==> flow/design.v <==
`timescale 1ns / 1ps
module fulladder(input wire a,b,c, output wire sum,carry);
    assign sum = a ^ b ^ c;
    assign carry = (a & b) | (b & c) | (c & a);
endmodule
module compressor_7_to_3(
    input  wire w0,w1,w2,w3,w4,w5,w6,
    output wire sum, c0, c1
);
    wire s1,s2,s3,s4,d1,d2,d3,d4;
    fulladder fa1(.a(w0), .b(w1), .c(w2), .sum(s1), .carry(d1));
    fulladder fa2(.a(w3), .b(w4), .c(w5), .sum(s2), .carry(d2));
    fulladder fa3(.a(s1), .b(s2), .c(w6), .sum(s3), .carry(d3));
    fulladder fa4(.a(d1), .b(d2), .c(d3), .sum(s4), .carry(d4));
    assign sum = s3;
    assign c0  = s4;
    assign c1  = d4;
endmodule
module array_7_to_3_compressor(
    input  wire [31:0] p0,p1,p2,p3,p4,p5,p6,
    output wire [31:0] psum, pc0, pc1
);
    genvar j;
    generate
        for(j=0; j<32; j=j+1) begin
            compressor_7_to_3 C(
                p0[j], p1[j], p2[j], p3[j], p4[j], p5[j], p6[j],
                psum[j], pc0[j], pc1[j]
            );
        end
    endgenerate
endmodule
module array_3_to_2_compressor(
    input  wire [31:0] a,b,c,
    output wire [31:0] sum, carry
);
    assign sum   = a ^ b ^ c;
    assign carry = ((a & b) | (b & c) | (c & a)) << 1;
endmodule
module han_carlson_adder(
    input  wire [31:0] a,
    input  wire [31:0] b,
    output wire [31:0] sum,
    output wire carry_out
);
    wire [31:0] g, p;
    assign g = a & b;
    assign p = a ^ b;
    wire [31:0] g1, p1;
    assign g1[0] = g[0];
    assign p1[0] = p[0];
    genvar i;
    generate
        for(i=1;i<32;i=i+1) begin
            assign g1[i] = g[i] | (p[i] & g[i-1]);
            assign p1[i] = p[i] & p[i-1];
        end
    endgenerate
    wire [31:0] g2, p2;
    assign g2[0] = g1[0];
    assign p2[0] = p1[0];
    assign g2[1] = g1[1];
    assign p2[1] = p1[1];
    generate
        for(i=2;i<32;i=i+1) begin
            assign g2[i] = g1[i] | (p1[i] & g1[i-2]);
            assign p2[i] = p1[i] & p1[i-2];
        end
    endgenerate
    wire [31:0] g3, p3;
    assign g3[0] = g2[0];
    assign p3[0] = p2[0];
    assign g3[1] = g2[1];
    assign p3[1] = p2[1];
    assign g3[2] = g2[2];
    assign p3[2] = p2[2];
    assign g3[3] = g2[3];
    assign p3[3] = p2[3];
    generate
        for(i=4;i<32;i=i+1) begin
            assign g3[i] = g2[i] | (p2[i] & g2[i-4]);
            assign p3[i] = p2[i] & p2[i-4];
        end
    endgenerate
    wire [31:0] g4, p4;
    assign g4[0] = g3[0];
    assign p4[0] = p3[0];
    assign g4[1] = g3[1];
    assign p4[1] = p3[1];
    assign g4[2] = g3[2];
    assign p4[2] = p3[2];
    assign g4[3] = g3[3];
    assign p4[3] = p3[3];
    assign g4[4] = g3[4];
    assign p4[4] = p3[4];
    assign g4[5] = g3[5];
    assign p4[5] = p3[5];
    assign g4[6] = g3[6];
    assign p4[6] = p3[6];
    assign g4[7] = g3[7];
    assign p4[7] = p3[7];
    generate
        for(i=8;i<32;i=i+1) begin
            assign g4[i] = g3[i] | (p3[i] & g3[i-8]);
            assign p4[i] = p3[i] & p3[i-8];
        end
    endgenerate
    wire [31:0] g5, p5;
    assign g5[0]  = g4[0];  assign p5[0]  = p4[0];
    assign g5[1]  = g4[1];  assign p5[1]  = p4[1];
    assign g5[2]  = g4[2];  assign p5[2]  = p4[2];
    assign g5[3]  = g4[3];  assign p5[3]  = p4[3];
    assign g5[4]  = g4[4];  assign p5[4]  = p4[4];
    assign g5[5]  = g4[5];  assign p5[5]  = p4[5];
    assign g5[6]  = g4[6];  assign p5[6]  = p4[6];
    assign g5[7]  = g4[7];  assign p5[7]  = p4[7];
    assign g5[8]  = g4[8];  assign p5[8]  = p4[8];
    assign g5[9]  = g4[9];  assign p5[9]  = p4[9];
    assign g5[10] = g4[10]; assign p5[10] = p4[10];
    assign g5[11] = g4[11]; assign p5[11] = p4[11];
    assign g5[12] = g4[12]; assign p5[12] = p4[12];
    assign g5[13] = g4[13]; assign p5[13] = p4[13];
    assign g5[14] = g4[14]; assign p5[14] = p4[14];
    assign g5[15] = g4[15]; assign p5[15] = p4[15];
    generate
        for(i=16;i<32;i=i+1) begin
            assign g5[i] = g4[i] | (p4[i] & g4[i-16]);
            assign p5[i] = p4[i] & p4[i-16];
        end
    endgenerate
    wire [31:0] carry_in; 
    assign carry_in[0] = 1'b0;
    assign carry_in[1]  = g[0];
    assign carry_in[2]  = g1[1];
    assign carry_in[3]  = g2[2];
    assign carry_in[4]  = g3[3];
    generate
        for(i=5;i<32;i=i+1) begin
            assign carry_in[i] = g5[i-1];
        end
    endgenerate
    generate
        for(i=0;i<32;i=i+1) begin
            assign sum[i] = p[i] ^ carry_in[i];
        end
    endgenerate
    assign carry_out = g5[31];
endmodule
module piped_wallace_mult(
    input wire clock, reset,
    input wire [15:0] x,y,
    output reg [31:0] prod
);
    genvar i,j;
    wire [31:0] pp[0:15];
    generate
        for(i=0; i<16; i=i+1) begin : PP_GEN
            for(j=0; j<32; j=j+1) begin : COL
                assign pp[i][j] = (j>=i && j<i+16) ? (x[j-i] & y[i]) : 1'b0;
            end
        end
    endgenerate
    wire [31:0] s0,s1,c0_0,c1_0,c02_0,c12_0;
    array_7_to_3_compressor A0(pp[0],pp[1],pp[2],pp[3],pp[4],pp[5],pp[6], s0, c0_0, c02_0);
    array_7_to_3_compressor A1(pp[7],pp[8],pp[9],pp[10],pp[11],pp[12],pp[13], s1, c1_0, c12_0);
    wire [31:0] c0  = c0_0  << 1;
    wire [31:0] c1  = c1_0  << 1;
    wire [31:0] c02 = c02_0 << 2;
    wire [31:0] c12 = c12_0 << 2;
    reg [31:0] rs0,rs1,rc0,rc1,rc02,rc12, rpp14,rpp15;
    always @(posedge clock or posedge reset)
        if(reset) begin
            rs0<=0; rs1<=0; rc0<=0; rc1<=0; rc02<=0; rc12<=0;
            rpp14<=0; rpp15<=0;
        end else begin
            rs0<=s0; rs1<=s1; rc0<=c0; rc1<=c1; rc02<=c02; rc12<=c12;
            rpp14<=pp[14]; rpp15<=pp[15];
        end
    wire [31:0] sum1,carry_1,carry_2;
    array_7_to_3_compressor A2(
        rs0,rs1,rc0,rc1,rc02,rc12,rpp14,
        sum1, carry_1, carry_2
    );
    wire [31:0] carry1 = carry_1 << 1;
    wire [31:0] carry2 = carry_2 << 2;
    reg [31:0] rsum1,rcarry1,rcarry2,rlast;
    always @(posedge clock or posedge reset)
        if(reset) begin
            rsum1<=0; rcarry1<=0; rcarry2<=0; rlast<=0;
        end else begin
            rsum1<=sum1; rcarry1<=carry1; rcarry2<=carry2;
            rlast<=rpp15;
        end
    wire [31:0] psum_1, pcarry_1, final_sum_pre, final_carry_pre;
    array_3_to_2_compressor C0(rsum1, rcarry1, rcarry2, psum_1, pcarry_1);
    array_3_to_2_compressor C1(rlast, psum_1, pcarry_1, final_sum_pre, final_carry_pre);
    reg [31:0] rsum, rcarry;
    always @(posedge clock or posedge reset)
        if(reset) begin
            rsum<=0; rcarry<=0;
        end else begin
            rsum<=final_sum_pre;
            rcarry<=final_carry_pre;
        end
    wire [31:0] final_sum;
    wire cout;
    han_carlson_adder HC(rsum, rcarry, final_sum, cout);
    always @(posedge clock or posedge reset)
        if(reset)
            prod <= 0;
        else
            prod <= final_sum;
endmodule
export LEC_CHECK = 0
export ABC_AREA = 1
export CAP_MARGIN = 20
export CELL_PAD_IN_SITES_GLOBAL_PLACEMENT = 3
export CORE_MARGIN = 6
export CORE_UTILIZATION = 53
export CTS_CLUSTER_DIAMETER = 136
export CTS_CLUSTER_SIZE = 36
export GPL_TIMING_DRIVEN = 1
export HOLD_SLACK_MARGIN = 0.09
export MIN_ROUTING_LAYER = met2
export PLACE_DENSITY = 0.42
export SETUP_SLACK_MARGIN = 0.5
export SLEW_MARGIN = 15
create_clock -name core_clock -period 2.8 [get_ports {clock}]
run.sh (not shown) runs the stock make flow with config.mk's settings and CLKGATE_MAP_FILE=.
The starting point aborted during global placement without I/O (3_1_place_gp_skip_io), error GPL-0301.
Next try:
- ABC_AREA: 1 -> 0
- CELL_PAD_IN_SITES_GLOBAL_PLACEMENT: 3 -> unset
- CORE_MARGIN: 6 -> 2
- CORE_UTILIZATION: 53 -> 68
- CTS_CLUSTER_DIAMETER: 136 -> unset
- CTS_CLUSTER_SIZE: 36 -> 46
- HOLD_SLACK_MARGIN: 0.09 -> unset
- MIN_ROUTING_LAYER: met2 -> unset
- PLACE_DENSITY: 0.42 -> unset
- SETUP_SLACK_MARGIN: 0.5 -> unset
- SLEW_MARGIN: 15 -> 20
- TNS_END_PERCENT: unset -> 30
- clock period: 2.8 -> 2.3 ns (I/O delays scaled with it)
With this change the flow finished but failed the layout checks on negative setup slack; die size goes down by 31%; synthesized area goes down by 3.8%; synthesized cell count goes down by 24%.
Next try:
- ABC_AREA: 0 -> 1
- CORE_UTILIZATION: 68 -> 69
- PLACE_DENSITY: unset -> 0.82
- TNS_END_PERCENT: 30 -> 85
- clock period: 2.3 -> 1.96 ns (I/O delays scaled with it)
What happened: The changed run finished with negative setup slack left. Sequential share of layout area is lower by 2.0 points. Global-route usage is higher by 9.1 points. Wire length came out higher by about 50%. Register-to-register slack gets worse by 0.11 ns. Via count came out higher by about 30%. Power came out higher by about 22%. Clock skew went up by 0.018 ns. Utilization rose by 1.8 points. Synthesized cell count goes up by 31%. Clock power went up by 26%.

========
RTL: the design.v shown in full above, as it stands there.
clock: 2.8 ns
lec_check: 0
cap_margin: 20
core_margin: 2
core_utilization: 40
slew_margin: 20
The first run completed with no timing, DRC or antenna violations.
==> next run, changes <==
ABC_AREA = 1   (was not set)
CELL_PAD_IN_SITES_GLOBAL_PLACEMENT = 3   (was not set)
CORE_MARGIN = 6   (was 2)
CORE_UTILIZATION = 53   (was 40)
CTS_CLUSTER_DIAMETER = 391   (was not set)
GPL_TIMING_DRIVEN = 1   (was not set)
HOLD_SLACK_MARGIN = 0.09   (was not set)
PLACE_DENSITY = 0.42   (was not set)
SETUP_SLACK_MARGIN = 0.5   (was not set)
SLEW_MARGIN = 15   (was 20)
The new run aborted during global placement without I/O (3_1_place_gp_skip_io) on GPL-0301.
Die size is lower by 14%.
Synthesized cell count climbs by about 30%.
Area after synthesis grows by about 4%.
==> next run, changes <==
ABC_AREA = not set   (was 1)
CELL_PAD_IN_SITES_GLOBAL_PLACEMENT = not set   (was 3)
CORE_MARGIN = 2   (was 6)
CORE_UTILIZATION = 58   (was 53)
CTS_CLUSTER_DIAMETER = not set   (was 391)
GPL_TIMING_DRIVEN = not set   (was 1)
HOLD_SLACK_MARGIN = not set   (was 0.09)
PLACE_DENSITY = not set   (was 0.42)
SETUP_SLACK_MARGIN = not set   (was 0.5)
SLEW_MARGIN = 20   (was 15)
clock period = 2.59 ns   (was 2.8 ns; I/O delays follow)
This time the run produced a clean layout.
Die size drops by 19%.
Area after synthesis goes down by 3.8%.
Synthesized cell count goes down by 24%.
==> next run, changes <==
ABC_AREA = 1   (was not set)
CORE_UTILIZATION = 72   (was 58)
CTS_CLUSTER_SIZE = 46   (was not set)
GPL_TIMING_DRIVEN = 1   (was not set)
SETUP_SLACK_MARGIN = 0.36   (was not set)
SLEW_MARGIN = 10   (was 20)
TNS_END_PERCENT = 85   (was not set)
clock period = 1.85 ns   (was 2.59 ns; I/O delays follow)
=> With this change the flow failed in global routing (5_1_grt) on DPL-0038. Area after synthesis is higher by 4.0%. Synthesized cell count is higher by 31%. Die area is lower by 16%.

========
Setup of run A:
RTL: the design.v shown in full above, as it stands there.
clock: 2.59 ns
lec_check: 0
cap_margin: 20
core_margin: 2
core_utilization: 40
slew_margin: 20
> inputs changed (run A -> run B)
- a change of CORE_UTILIZATION from 40 to 17
- an added CTS_CLUSTER_SIZE of 46
- an added GPL_TIMING_DRIVEN of 0
- an added ABC_AREA of 0
- an added TNS_END_PERCENT of 30
- an added PLACE_DENSITY_LB_ADDON of 0.23
- a change of the clock period (ns, I/O delays scaled along) from 2.59 to 2.69
- Run A ended up with rcarry[5]$_DFF_PP0_ as its launch point of the critical path; run B ended up with x[10].
- Compared to run A, run B has total power after layout 4.0% lower.
- The well-tap cell count of run B exceeds that of run A by about 130%.
- Max cell count across run A and run B: run B
- Run A → run B: aggregate routed wire length up 19%, combinational gate area held steady.
## Diff of input files: run C against run B
- removing PLACE_DENSITY_LB_ADDON (formerly 0.23)
- changing ABC_AREA from 0 to 1
- removing TNS_END_PERCENT (formerly 30)
- changing CORE_UTILIZATION from 17 to 66
- changing CTS_CLUSTER_SIZE from 46 to 20
- removing GPL_TIMING_DRIVEN (formerly 0)
- changing the clock period (ns, I/O delays scaled along) from 2.69 to 1.47
==> results <==
Looking at timing startpoint of the critical path, the A2.genblk1[18].C.fa1.c$_DFF_PP0_ result is from run C; the x[10] one comes from run B. Run C had finished all stages when the layout checks came back failing, citing setup timing. Diff run B -> run C: die area now smaller, core utilization now larger. The worst min-delay path class comes out input port to flip-flop in one run and input port to asynchronous set/reset pin in the other, namely in run C and run B respectively. Power share of the combinational group delta for run C relative to run B: 12 points higher.

========
## alpha
Starts from the design.v that is shown in full above.
make LEC_CHECK=0 ABC_AREA=1 CAP_MARGIN=35 CELL_PAD_IN_SITES_DETAIL_PLACEMENT=2 CORE_ASPECT_RATIO=1.16 CORE_MARGIN=2 CORE_UTILIZATION=72 CTS_CLUSTER_SIZE=50 GPL_TIMING_DRIVEN=1 MAX_ROUTING_LAYER=met4 MIN_ROUTING_LAYER=met2 PLACE_DENSITY_LB_ADDON=0.23 SLEW_MARGIN=20 TNS_END_PERCENT=30 finish   # period 2.69 ns
alpha did not run to completion, as it errored out during detailed placement.
Changes in beta relative to alpha:
- a deleted MAX_ROUTING_LAYER that had been met4
- a change of CORE_UTILIZATION from 72 to 69
- a change of CAP_MARGIN from 35 to 20
- a deleted CELL_PAD_IN_SITES_DETAIL_PLACEMENT that had been 2
- a deleted MIN_ROUTING_LAYER that had been met2
- a deleted PLACE_DENSITY_LB_ADDON that had been 0.23
- a change of ABC_AREA from 1 to 0
- a change of CTS_CLUSTER_SIZE from 50 to 46
- an added PLACE_DENSITY of 0.82
- a deleted CORE_ASPECT_RATIO that had been 1.16
- a change of the clock period (ns, I/O delays scaled along) from 2.69 to 2.3
Results
Looking at synthesized-area fraction occupied by and/or/nand/nor cells, beta sits 0.28 points below alpha. The flow completed for beta, but it is not clean: the layout still shows negative setup slack. alpha did not run to completion, as it errored out during detailed placement. Lower synthesis area per yosys was reported by beta, not alpha. | count of flip-flops with a built-in enable after synthesis | beta vs alpha | ≈ equal |. Per the comparison of beta with alpha, placeable core region now sits higher, count of boundary I/O pins now sits at about the same level. Looking at post-synthesis sequential area ratio, beta sits 1.9 points higher than alpha does. Post-synthesis share of cell area spent on and-or and or-and gates, alpha and beta: larger value in beta. Against alpha, beta comes in about 0.3% higher on die area. alpha has lower xor and xnor area share after synthesis than beta. Between alpha and beta, global placement routability congestion decreased.
Input changes introduced in gamma (baseline for comparison: beta):
- ABC_AREA: 0 -> 1
- PLACE_DENSITY: 0.82 -> unset
- CTS_CLUSTER_SIZE: 46 -> unset
- CORE_UTILIZATION: 69 -> 68
- SETUP_SLACK_MARGIN: unset -> 0.33
- GPL_TIMING_DRIVEN: 1 -> unset
- TNS_END_PERCENT: 30 -> unset
- the clock period (ns, I/O delays scaled along): 2.3 -> 1.87
- Of beta and gamma, only gamma never reached the final stage.
- STATUS run=beta STAGES=ALL_DONE FINAL_CHECKS=FAILED CAUSE=negative setup slack
- Xor and xnor area share after synthesis came out lower on gamma than on beta.
- Delta (gamma minus beta): cell area after placement up about 6.6%; yosys-reported design area after synthesis picked up an extra 4.0%; synthesized area per cell moved down.
- Relative to beta, the total CTS buffers of gamma is higher by 5.9%.
- Die size was higher in gamma than in beta.
Changes in delta relative to gamma:
- SETUP_SLACK_MARGIN: 0.33 -> 0.51
- SLEW_MARGIN: 20 -> 0
- PLACE_DENSITY: unset -> 0.9
- TNS_END_PERCENT: unset -> 20
- CORE_UTILIZATION: 68 -> 40
- CTS_CLUSTER_SIZE: unset -> 27
- CAP_MARGIN: 20 -> 25
- GPL_TIMING_DRIVEN: unset -> 0
- the clock period (ns, I/O delays scaled along): 1.87 -> 2.56
==> comparison <==
delta did not stop at any stage, and its layout met the timing, DRC and antenna checks.
Compared with gamma, in delta detailed-placement wirelength estimate higher; vertical die dimension picked up an extra 30%.
[compare] base=gamma new=delta: effective utilization at floorplan has decreased, die span in x +about 30%.
Power is estimated from default activity; no workload was simulated.
